Design div_avalon, start of the top module:
module div_avalon
	#(
		parameter W     = 32,
				  CBIT  = 6		 
	 )
	(
		input wire clk, reset,
		input wire [2:0] div_address,
		input wire div_chipselect,
		input wire div_write,
		input wire [W-1:0] div_writedata,
		output wire [W-1:0] div_readdata,
		output wire div_irq,
		output wire div_rdy
	);
Size: ~9500 um^2 of cells after synthesis.
Settings: LEC_CHECK=0, CAP_MARGIN=20, CORE_MARGIN=2, CORE_UTILIZATION=40, CTS_CLUSTER_DIAMETER=333, CTS_CLUSTER_SIZE=100, HOLD_SLACK_MARGIN=-0.05, SETUP_SLACK_MARGIN=1.05, SLEW_MARGIN=20, TNS_END_PERCENT=15; clock period 5.0 ns.
run.sh (not shown) runs the stock make flow with config.mk's settings and CLKGATE_MAP_FILE=.
Then changed:
CTS_CLUSTER_DIAMETER = 388   (was 333)
HOLD_SLACK_MARGIN = unset   (was -0.05)
SETUP_SLACK_MARGIN = unset   (was 1.05)
=>
- fmax drops by 11%
- critical path depth drops by 5
- flip-flop count stays the same
- worst hold slack barely changes
- area after synthesis is unchanged
- die size is unchanged


== v7 ==
The RTL this note starts from:
==> flow/design.v <==
module div 
	#(
		parameter W=32,
					 CBIT=6		 
	 )
	(
		input wire clk, reset, str_trg,
		input wire [W-1:0] dvsr, dvnd,
		output reg ready, done_trg,
		output wire [W-1:0] quo,rmd
	);
	localparam [1:0]
		idle = 2'b00,
		op = 2'b01,
		last = 2'b10,
		done = 2'b11;
	reg [1:0] state_reg, state_next;
	reg [W-1:0] rh_reg, rh_next, rl_reg, rl_next, rh_tmp, d_reg, d_next;
	reg [CBIT-1:0] n_reg, n_next;
	reg q_bit, start;
	always @ (posedge clk, posedge reset)
		if (reset)
		begin
			state_reg<=idle;
			rh_reg<=0;
			rl_reg<=0;
			d_reg<=0;
			n_reg<=0;
		end
		else
		begin
			state_reg<=state_next;
			rh_reg<=rh_next;
			rl_reg<=rl_next;
			d_reg<=d_next;
			n_reg<=n_next;
		end
		always @*
		begin
			start = str_trg;
			state_next = state_reg;
			ready = 1'b0;
			done_trg = 1'b0;
			rh_next = rh_reg;
			rl_next = rl_reg;
			d_next = d_reg;
			n_next = n_reg;
			case (state_reg)
				idle:
				begin
					ready = 1'b1;
					if (start)
					begin
						rh_next = 0;
						rl_next = dvnd;   
						d_next = dvsr;    
						n_next = W+1;     
						state_next = op;
					end
				end
				op:
				begin
					rl_next  = {rl_reg[W-2:0], q_bit};
					rh_next = {rh_tmp[W-2:0], rl_reg[W-1]};
					n_next = n_reg-1;
					if (n_next==1)
						state_next = last;
				end
				last:  
				begin
					rl_next = {rl_reg[W-2:0], q_bit};
					rh_next = rh_tmp;
					state_next = done;
				end
				done:
				begin
					done_trg = 1'b1;
					state_next = idle;
				end
				default: state_next = idle;
			endcase
		end
		always @*
			if (rh_reg >= d_reg)
			begin
				rh_tmp = rh_reg - d_reg;
				q_bit=1'b1;
			end
			else
			begin
				rh_tmp = rh_reg;
				q_bit = 1'b0;
			end
		assign quo = rl_reg;
		assign rmd = rh_reg;
endmodule
module div_avalon
	#(
		parameter W     = 32,
				  CBIT  = 6		 
	 )
	(
		input wire clk, reset,
		input wire [2:0] div_address,
		input wire div_chipselect,
		input wire div_write,
		input wire [W-1:0] div_writedata,
		output wire [W-1:0] div_readdata,
		output wire div_irq,
		output wire div_rdy
	);
    localparam [2:0]
        SET_DIVIDEND  = 3'h0,
        SET_DIVISOR   = 3'h1,
        START         = 3'h2,
        GET_QUOTIENT  = 3'h3,
        GET_REMAINDER = 3'h4,
        GET_READY     = 3'h5,
        DONE_TRG      = 3'h6;
	wire div_start, div_ready, set_done_trg, clr_done_trg;
	reg [W-1:0] dvnd_reg, dvsr_reg;
	reg done_trg_reg;
	wire [W-1:0] quo, rmd;
	wire wr_en, wr_dvnd, wr_dvsr;
	div #(.W(32), .CBIT(6)) d1
		 ( .clk(clk), .reset(reset), .str_trg(div_start), .dvsr(dvsr_reg), .dvnd(dvnd_reg),   
		   .ready(div_ready), .done_trg(set_done_trg), .quo(quo), .rmd(rmd));         
	always @ (posedge clk, posedge reset)
	begin
		if (reset)
		begin
			dvnd_reg <= 0;
			dvsr_reg <= 0;
			done_trg_reg <= 0;
		end
		else
		begin
			if (wr_dvnd)
				dvnd_reg <= div_writedata;
			if (wr_dvsr)
				dvsr_reg <= div_writedata;
			if (set_done_trg)
				done_trg_reg <= 1'b1;
			else if (clr_done_trg)
				done_trg_reg <= 1'b0;
		end
	end
	assign wr_en = div_write & div_chipselect;
	assign wr_dvnd = (div_address == SET_DIVIDEND) & wr_en;
	assign wr_dvsr = (div_address == SET_DIVISOR) & wr_en;
	assign div_start = (div_address == START) & wr_en;
	assign clr_done_trg = (div_address == DONE_TRG) & wr_en;
	assign div_readdata = (div_address == GET_QUOTIENT) ? quo :
								 (div_address == GET_REMAINDER) ? rmd :
								 (div_address == GET_READY) ? {31'b0, div_ready} : {31'b0, done_trg_reg};
	assign div_rdy = div_ready;
	assign div_irq = done_trg_reg;
endmodule
clock: 5.0 ns
lec_check: 0
cap_margin: 20
core_margin: 2
core_utilization: 40
cts_cluster_diameter: 364
place_density_lb_addon: 0.09
slew_margin: 20
### v7 -> v26
- an added TNS_END_PERCENT of 15
- an added PLACE_DENSITY of 0.95
- a change of CORE_UTILIZATION from 40 to 27
- an added HOLD_SLACK_MARGIN of -0.05
- a deleted PLACE_DENSITY_LB_ADDON that had been 0.09
- a change of CTS_CLUSTER_DIAMETER from 364 to 333
- an added CELL_PAD_IN_SITES_GLOBAL_PLACEMENT of 2
- an added CTS_CLUSTER_SIZE of 100
### Flow results
Proportion of total power due to net switching sits higher in v26 than in v7. Summary of v26 over v7: cell count has increased; power density of the placed cells saw a decrease. Compared with v7, the detailed router inserted more vias in v26. v26: PASS, flow complete, no timing, DRC or antenna violations. Diff v7 -> v26: sequential share of layout area saw a decrease; worst path setup slack after routing shows a reduction of 27 ps; routed length on met3 increased by 79% relative to the old numbers.
### v26 -> v36
- removing CTS_CLUSTER_SIZE (formerly 100)
- removing TNS_END_PERCENT (formerly 15)
- removing HOLD_SLACK_MARGIN (formerly -0.05)
- changing CORE_UTILIZATION from 27 to 65
- removing PLACE_DENSITY (formerly 0.95)
- removing CTS_CLUSTER_DIAMETER (formerly 333)
- removing CELL_PAD_IN_SITES_GLOBAL_PLACEMENT (formerly 2)
- changing the clock period (ns, I/O delays scaled along) from 5.0 to 3.35
Findings:
In v36 the combinational-cell power consumption turned out 67% higher than in v26. Count of clock-buffer cells in the layout (lower): v26. Both conditions hold for v36: the flow ran to the end and the final layout passed the timing, design-rule and antenna checks. Diff v26..v36 | clock input transition at the sequential cells of the worst setup and hold paths | negligible. v36 reports a higher total detailed-routing wirelength than v26 does. In terms of final area, v26 and v36 differ only marginally. Per the comparison of v36 with v26, largest stage delay on the critical path roughly the same, worst hold slack higher.
--- input diff v36..v47 ---
- CTS_CLUSTER_SIZE: unset -> 36
- CORE_UTILIZATION: 65 -> 68
- the clock period (ns, I/O delays scaled along): 3.35 -> 2.86
## What came out
In v47 the implementation completed, yet the final layout does not meet the checks, the culprit being setup timing.
Core util | v47 vs v36 | v47 higher
Of v36 and v47, v47 shows the higher area overhead of the layout relative to synthesis, with v36 below it.
Worst endpoint data arrival time delta for v47 relative to v36: 890 ps higher
Looking at sequential share of layout area across v36 and v47, the one that comes out higher is v36.
v36 reports its worst setup path endpoint as div_readdata[6] while v47 reports d1.rh_reg[31].
For v36, the beginning of the critical path was div_address[2], unlike v47, where it was d1.rh_reg[0].
Worst hold slack of v36 is on par with v47.
Setup changes, v47 to v43
- a change of CORE_UTILIZATION from 68 to 64
- a deleted CTS_CLUSTER_SIZE that had been 36
- a change of the clock period (ns, I/O delays scaled along) from 2.86 to 3.37
- No crash in v43: every stage finished, but the layout fails its final checks due to setup timing.
- v43 ends up with lower starting density of the core than v47 does.
- Delta (v43 minus v47): first-pass GRT wire length decreased about 16%, number of placed cells counting well taps decreased about 6%, via-per-instance ratio decreased 0.80, footprint of the multi-input gates decreased about 9%.
- Max worst setup slack across v43 and v47: v43
- Compared with v47, placement density in the core of v43 is lower.
- Comparing v47 against v43, there is no change at all in hold buffer count at cts.
- v43 vs v47: area of all placed cells without fillers down
- v43 ended up with sky130_fd_sc_hd__clkdlybuf4s50_1 as its cell type of the slowest stage on the worst timing path; v47 ended up with sky130_fd_sc_hd__a221oi_4.


// div_avalon: RTL as listed in full above, without the edits since
clock: 4.13 ns
lec_check: 0
cap_margin: 20
core_margin: 2
core_utilization: 20
slew_margin: 20
The first run completed with no timing, DRC or antenna violations.
Change:
Settings changed: CORE_UTILIZATION 20 to 72, HOLD_SLACK_MARGIN from default to 0.29.
Clock period 4.13 ns to 3.2 ns, I/O delays scaled along.
Result: This time the run completed, yet does not pass: negative setup slack. Wire length increases by 12%. First-iteration DRC count goes up to 3.8 times its value. Clock power rose by 26%. Worst hold slack gains 3.4 ps. Sequential cell count does not change. Combinational power rose by about 60%. Area after synthesis does not change.
Change:
Settings changed: CORE_UTILIZATION 72 to 40, HOLD_SLACK_MARGIN 0.29 to default.
Clock period 3.2 ns to 4.13 ns, I/O delays scaled along.
Result: The new run finished with timing, DRC and antenna clean. Total power decreases by 33%. Combinational power came out lower by 38%. Clock skew decreases by 3.2 ps. Worst hold slack gets worse by 13 ps. Sequential share of layout area is higher by 1.2 points. Via count came out lower by 17%.
Change:
Clock period 4.13 ns to 5.0 ns, I/O delays scaled along.
Result:
- die area is unchanged
- power falls by 16%
- sequential power falls by 17%
- wire length rises by 0.60%
- synthesized area stays the same
- sequential cell count is unchanged
- setup slack improves by 360 ps
- register-to-register slack improves by 420 ps
Change:
Settings changed: SETUP_SLACK_MARGIN from default to 0.71.
Clock period 5.0 ns to 4.13 ns, I/O delays scaled along.
Effect:
- combinational power goes up by 28%
- total power goes up by 22%
- hold slack is worse by 9.1 ps
- worst setup slack is worse by 70 ps
- clock skew goes down by 4.7 ps
- cell area goes up by 1.4%
- count of clock-buffer cells in the layout goes down by 1
- first-iteration DRC count goes up by 4.6%
- final cell count goes up by 0.62%
- die area does not change
Power is estimated from default activity; no workload was simulated.
